==> build 73 <==
## cpu_top_pipeline
module cpu_top_pipeline (
    input wire clk,
    input wire rst,
    output wire [7:0]  imem_addr,
    input  wire [15:0] imem_data,
    output wire [7:0]  dmem_addr,
    output wire [15:0] dmem_wdata,
    output wire        dmem_we,
    input  wire [15:0] dmem_rdata,
    output wire        halted
);
    wire [15:0] if_pc, if_instr;
    wire if_stall, if_flush;
    wire [15:0] id_pc, id_instr;
    wire [3:0] id_opcode, id_rd, id_rs1, id_rs2;
    wire [15:0] id_rs1_data, id_rs2_data, id_imm;
    wire id_reg_write, id_alu_src, id_mem_read, id_mem_write, id_mem_to_reg;
    wire id_branch, id_branch_ne, id_jump;
    wire [3:0] id_alu_op;
    wire id_halt, id_pc_write;
    wire [15:0] ex1_pc, ex1_rs1_data, ex1_rs2_data, ex1_imm;
    wire [3:0] ex1_rd, ex1_rs1, ex1_rs2, ex1_alu_op;
    wire ex1_reg_write, ex1_alu_src, ex1_mem_read, ex1_mem_write, ex1_mem_to_reg;
    wire ex1_branch, ex1_branch_ne;
    wire [15:0] ex1_alu_result, ex1_branch_target;
    wire ex1_zero;
    wire [1:0] forward_a, forward_b;
    wire [15:0] ex1_rs1_fwd, ex1_rs2_fwd;
    wire [15:0] ex2_alu_result, ex2_rs2_data, ex2_branch_target;
    wire [3:0] ex2_rd;
    wire ex2_reg_write, ex2_mem_read, ex2_mem_write, ex2_mem_to_reg;
    wire ex2_branch, ex2_branch_ne, ex2_zero;
    wire [15:0] mem_alu_result, mem_rs2_data, mem_read_data, mem_branch_target;
    wire [3:0] mem_rd;
    wire mem_reg_write, mem_mem_read, mem_mem_write, mem_mem_to_reg;
    wire mem_branch, mem_branch_ne, mem_zero;
    wire [15:0] wb_alu_result, wb_mem_data, wb_write_data;
    wire [3:0] wb_rd;
    wire wb_reg_write, wb_mem_to_reg;
    wire stall_signal, flush_signal;
    wire branch_taken, jump_taken;
    wire [15:0] jump_target;
    wire ifid_write_en;
    reg fetch_stop;
    reg halt_ex1, halt_ex2, halt_mem, halt_wb;
    wire id_halt_go;
    assign halted = halt_wb;
    always @(posedge clk or posedge rst) begin
        if (rst) begin
            fetch_stop <= 1'b0;
            halt_ex1 <= 1'b0;
            halt_ex2 <= 1'b0;
            halt_mem <= 1'b0;
            halt_wb <= 1'b0;
        end
        else begin
            if (branch_taken)
                fetch_stop <= 1'b0;
            else if (id_halt_go)
  ...
clock: 3.77 ns
lec_check: 0
abc_area: 1
cap_margin: 20
core_margin: 2
core_utilization: 71
place_density: 0.8
setup_slack_margin: -0.19
slew_margin: 20
run.sh (not shown) runs the stock make flow with config.mk's settings and CLKGATE_MAP_FILE=.
==> trial 60: changes against build 73 <==
- ABC_AREA: 1 -> default
- CORE_UTILIZATION: 71 -> 40
- PLACE_DENSITY: 0.8 -> 0.6
- SETUP_SLACK_MARGIN: -0.19 -> default
==> flow/constraint.sdc (replaced) <==
create_clock -name core_clock -period 5.31 [get_ports {clk}]
set_input_delay 1.0620 -clock core_clock [delete_from_list [all_inputs] [get_ports {clk}]]
set_output_delay 1.0620 -clock core_clock [all_outputs]
set_load 0.01 [all_outputs]
==> trial 59: changes against build 73 <==
- CAP_MARGIN: 20 -> 0
- CORE_ASPECT_RATIO: default -> 1.65
- CORE_UTILIZATION: 71 -> 27
- CTS_CLUSTER_SIZE: default -> 59
- GPL_ROUTABILITY_DRIVEN: default -> 1
- MAX_ROUTING_LAYER: default -> met5
- PLACE_DENSITY: 0.8 -> default
- PLACE_DENSITY_LB_ADDON: default -> 0.21
- SETUP_SLACK_MARGIN: -0.19 -> default
- SLEW_MARGIN: 20 -> 0
==> flow/constraint.sdc (replaced) <==
create_clock -name core_clock -period 5.2 [get_ports {clk}]
set_input_delay 1.0400 -clock core_clock [delete_from_list [all_inputs] [get_ports {clk}]]
set_output_delay 1.0400 -clock core_clock [all_outputs]
set_load 0.01 [all_outputs]
==> summary of the runs <==
The highest final cell count belongs to trial 59, the lowest to trial 60.
Between build 73 and trial 59, the lower via count is in trial 59 (gap about 20%, measured against trial 59).
Die size, lowest first: build 73, trial 60, trial 59.
Flip-flop count is the same in trial 59 and build 73.
Register-to-register slack: build 73 is lower than trial 60 (0.47 ns).
Build 73 finished but failed the layout checks on negative setup slack. Trial 60 went through all stages and came out clean. Trial 59 passed the timing, design-rule and antenna checks.
==> figures <==
|  | build 73 | trial 59 | trial 60 |
|---|---|---|---|
| Run status | finished with violations | finished clean | finished clean |
| Violated checks | negative setup slack | - | - |
| Mapped Avg Cell Area | 7.62 um2 | 7.62 um2 | 9.39 um2 |
| Total negative slack for setup checks | -0.769 ns | 0 ns | 0 ns |
| Logic depth of the worst path, buffers included | 27 | 28 | 19 |
| Count of placed standard cells in the final layout, fillers left out | 3932 | 4590 | 3350 |
| Met3 Resource Use GR | 23.4% | 2.13% | 6.75% |
| RR Startpoint | u_id_ex.ex_rs1[0]$_DFF_PP0_ | u_mem_wb.rd[3]$_DFF_PP0_ | u_id_ex.ex_imm[14]$_DFF_PP0_ |
| Hold path startpoint | u_ex1_ex2.ex2_rs2_data[8]$_DFF_PP0_ | u_ex1_ex2.ex2_rs2_data[2]$_DFF_PP0_ | u_ex1_ex2.ex2_rs2_data[0]$_DFF_PP0_ |
| Total standard cell area after synthesis | 0.0252 mm2 | 0.0252 mm2 | 0.0235 mm2 |
| Clock latency (worst-skew pair) | 0.64 ns | 0.60 ns | 0.64 ns |
| Number of gates resized after CTS | 15 | 0 | 3 |
| Number of global-route vias before repair | 26100 | 22700 | 20600 |


==> exp/quartz <==
cpu_top_pipeline again, from the RTL that the note above started with.
clock: 3.79 ns
lec_check: 0
abc_area: 1
cap_margin: 0
core_margin: 2
core_utilization: 72
place_density: 0.75
setup_slack_margin: -0.39
slew_margin: 20
==> exp/garnet: changes against exp/quartz <==
--- a/flow/config.mk
+++ b/flow/config.mk
@@ -7,8 +7,6 @@
 export LEC_CHECK = 0
 export ABC_AREA = 1
-export CAP_MARGIN = 0
+export CAP_MARGIN = 20
 export CORE_MARGIN = 2
-export CORE_UTILIZATION = 72
-export PLACE_DENSITY = 0.75
-export SETUP_SLACK_MARGIN = -0.39
+export CORE_UTILIZATION = 65
 export SLEW_MARGIN = 20
==> flow/constraint.sdc (replaced) <==
create_clock -name core_clock -period 2.95 [get_ports {clk}]
set_input_delay 0.5900 -clock core_clock [delete_from_list [all_inputs] [get_ports {clk}]]
set_output_delay 0.5900 -clock core_clock [all_outputs]
set_load 0.01 [all_outputs]
==> ci_impl_report.md <==
### Metrics collected by this job

| Metric | Value |
|---|---|
| Worst R2R Setup Slack | `-1010 ps` |
| Signal buffers | `505` |
| Setup ws final | `-1010 ps` |
| Rows | `72` |
| Met2 GRT Util | `0.778` |
| Outcome | `failed layout checks` |
| Violated checks | `negative setup slack` |
| Final number of setup-violating endpoints | `19` |
| Diodes inserted | `7` |
[end of results for exp/garnet]
==> ci_impl_report.md <==
### Metrics collected by this job

| Metric | Value |
|---|---|
| Met2 GRT Util | `0.765` |
| Diodes inserted | `0` |
| Outcome | `failed layout checks` |
| Setup ws final | `-265 ps` |
| Final number of setup-violating endpoints | `10` |
| Violated checks | `negative setup slack` |
| Worst R2R Setup Slack | `-270 ps` |
[end of results for exp/quartz]


==> job 9685: inputs <==
Starting RTL as in the previous note.
make LEC_CHECK=0 ABC_AREA=1 CAP_MARGIN=0 CORE_MARGIN=2 CORE_UTILIZATION=71 PLACE_DENSITY=0.8 SETUP_SLACK_MARGIN=-0.23 SLEW_MARGIN=20 finish   # period 3.75 ns
==> job 3827 (differences from job 9685) <==
- CAP_MARGIN: 0 -> 20
- SETUP_SLACK_MARGIN: -0.23 -> 0.71
==> flow/constraint.sdc (replaced) <==
create_clock -name core_clock -period 5.5 [get_ports {clk}]
set_input_delay 1.1000 -clock core_clock [delete_from_list [all_inputs] [get_ports {clk}]]
set_output_delay 1.1000 -clock core_clock [all_outputs]
set_load 0.01 [all_outputs]
==> job 7765 (differences from job 9685) <==
- ABC_AREA: 1 -> not set
- CORE_ASPECT_RATIO: not set -> 1.65
- CORE_UTILIZATION: 71 -> 27
- GPL_ROUTABILITY_DRIVEN: not set -> 1
- MAX_ROUTING_LAYER: not set -> met5
- PLACE_DENSITY: 0.8 -> not set
- PLACE_DENSITY_LB_ADDON: not set -> 0.21
- SETUP_SLACK_MARGIN: -0.23 -> not set
- SLEW_MARGIN: 20 -> 0
==> flow/constraint.sdc (replaced) <==
create_clock -name core_clock -period 5.2 [get_ports {clk}]
set_input_delay 1.0400 -clock core_clock [delete_from_list [all_inputs] [get_ports {clk}]]
set_output_delay 1.0400 -clock core_clock [all_outputs]
set_load 0.01 [all_outputs]
==> notes <==
Job 3827 completed with no timing, DRC or antenna violations. Job 7765 passed the timing, design-rule and antenna checks. Job 9685 produced a layout that fails on setup timing. The lowest critical path depth belongs to job 7765, the highest to job 9685. Of job 9685 and job 7765, job 7765 has the higher die size (gap about 60%, measured against job 7765). The highest core utilization belongs to job 9685, the lowest to job 7765. Of job 7765 and job 9685, job 9685 has the higher wire length (gap about 10%, measured against job 9685). In job 7765 the sequential share of layout area is lower than in job 3827, by 0.83 points. In clock skew, job 9685 and job 3827 hardly differ. Count of clock-buffer cells in the layout: job 7765 > job 9685 > job 3827.


==> trial 18: inputs <==
cpu_top_pipeline again, from the RTL that the note above started with.
export LEC_CHECK = 0
export ABC_AREA = 1
export CAP_MARGIN = 30
export CELL_PAD_IN_SITES_DETAIL_PLACEMENT = 2
export CORE_MARGIN = 2
export CORE_UTILIZATION = 40
export CTS_CLUSTER_SIZE = 96
export GPL_TIMING_DRIVEN = 0
export SETUP_SLACK_MARGIN = 0.43
export SLEW_MARGIN = 20
create_clock -name core_clock -period 5.5 [get_ports {clk}]
==> inputs of trial 88, as changes to trial 18 <==
- ABC_AREA: 1 -> unset
- CAP_MARGIN: 30 -> 20
- CELL_PAD_IN_SITES_DETAIL_PLACEMENT: 2 -> 1
- CELL_PAD_IN_SITES_GLOBAL_PLACEMENT: unset -> 3
- CORE_MARGIN: 2 -> 9
- CORE_UTILIZATION: 40 -> 28
- CTS_CLUSTER_DIAMETER: unset -> 99
- CTS_CLUSTER_SIZE: 96 -> unset
- GPL_ROUTABILITY_DRIVEN: unset -> 0
- GPL_TIMING_DRIVEN: 0 -> unset
- PLACE_DENSITY_LB_ADDON: unset -> 0.16
- SETUP_SLACK_MARGIN: 0.43 -> unset
==> inputs of trial 14, as changes to trial 18 <==
- CAP_MARGIN: 30 -> 0
- CELL_PAD_IN_SITES_DETAIL_PLACEMENT: 2 -> unset
- CORE_UTILIZATION: 40 -> 71
- CTS_CLUSTER_SIZE: 96 -> 50
- GPL_TIMING_DRIVEN: 0 -> unset
- PLACE_DENSITY: unset -> 0.8
- SETUP_SLACK_MARGIN: 0.43 -> 1.01
==> flow/constraint.sdc (replaced) <==
create_clock -name core_clock -period 3.77 [get_ports {clk}]
set_input_delay 0.7540 -clock core_clock [delete_from_list [all_inputs] [get_ports {clk}]]
set_output_delay 0.7540 -clock core_clock [all_outputs]
set_load 0.01 [all_outputs]
==> results <==
metric	trial 88	trial 14	trial 18
Status	no timing/DRC/antenna violations	finished with violations	finished with violations
Reasons for failing layout checks	-	negative setup slack	negative setup slack
Fin area	0.0278 mm2	0.0305 mm2	0.0298 mm2
Worst Hold Margin	0.348 ns	0.354 ns	0.348 ns
Largest fanout of any net on the critical path	4	21	10
Source of the critical timing path	u_ex1_ex2.ex2_rd[1]	u_ex1_ex2.ex2_rd[3]	u_id_ex.ex_rs2[1]
First-iteration detailed-routing DRC count	1987	6744	5070
Cell Type Count	85	53	53
Total length of routed met2 wires	46000 um	44000 um	74800 um
Wire length on met1	46300 um	32800 um	59300 um
GR Layer Usage met1	0.295	0.633	0.558
Effective utilization at floorplan	0.284	0.725	0.406
Post-synthesis share of cell area spent on and-or and or-and gates	0.234	0.150	0.150
Mapped Avg Cell Area	9.39 um2	7.62 um2	7.62 um2
Full die area	0.0947 mm2	0.0370 mm2	0.0649 mm2
Number of cells on the worst reg-to-reg path	20	23	25
Fraction of standard cell area in multi-input logic	0.391	0.403	0.374
Worst Hold End	halt_mem	u_ex2_mem.mem_rs2_data[2]	u_ex2_mem.mem_rs2_data[15]
Cell occurring most often along the worst timing path	-	nand2_1	nand2_1
Post-route non-filler standard cell count	3670	3965	4413
Fraction of cell area in non-clock buffers	0.0623	0.0852	0.0761
Count of antenna diodes in the layout	0	9	49
Top cell type's share of synthesized area	0.495	0.462	0.462
First-pass GRT wire length	150000 um	156000 um	234000 um
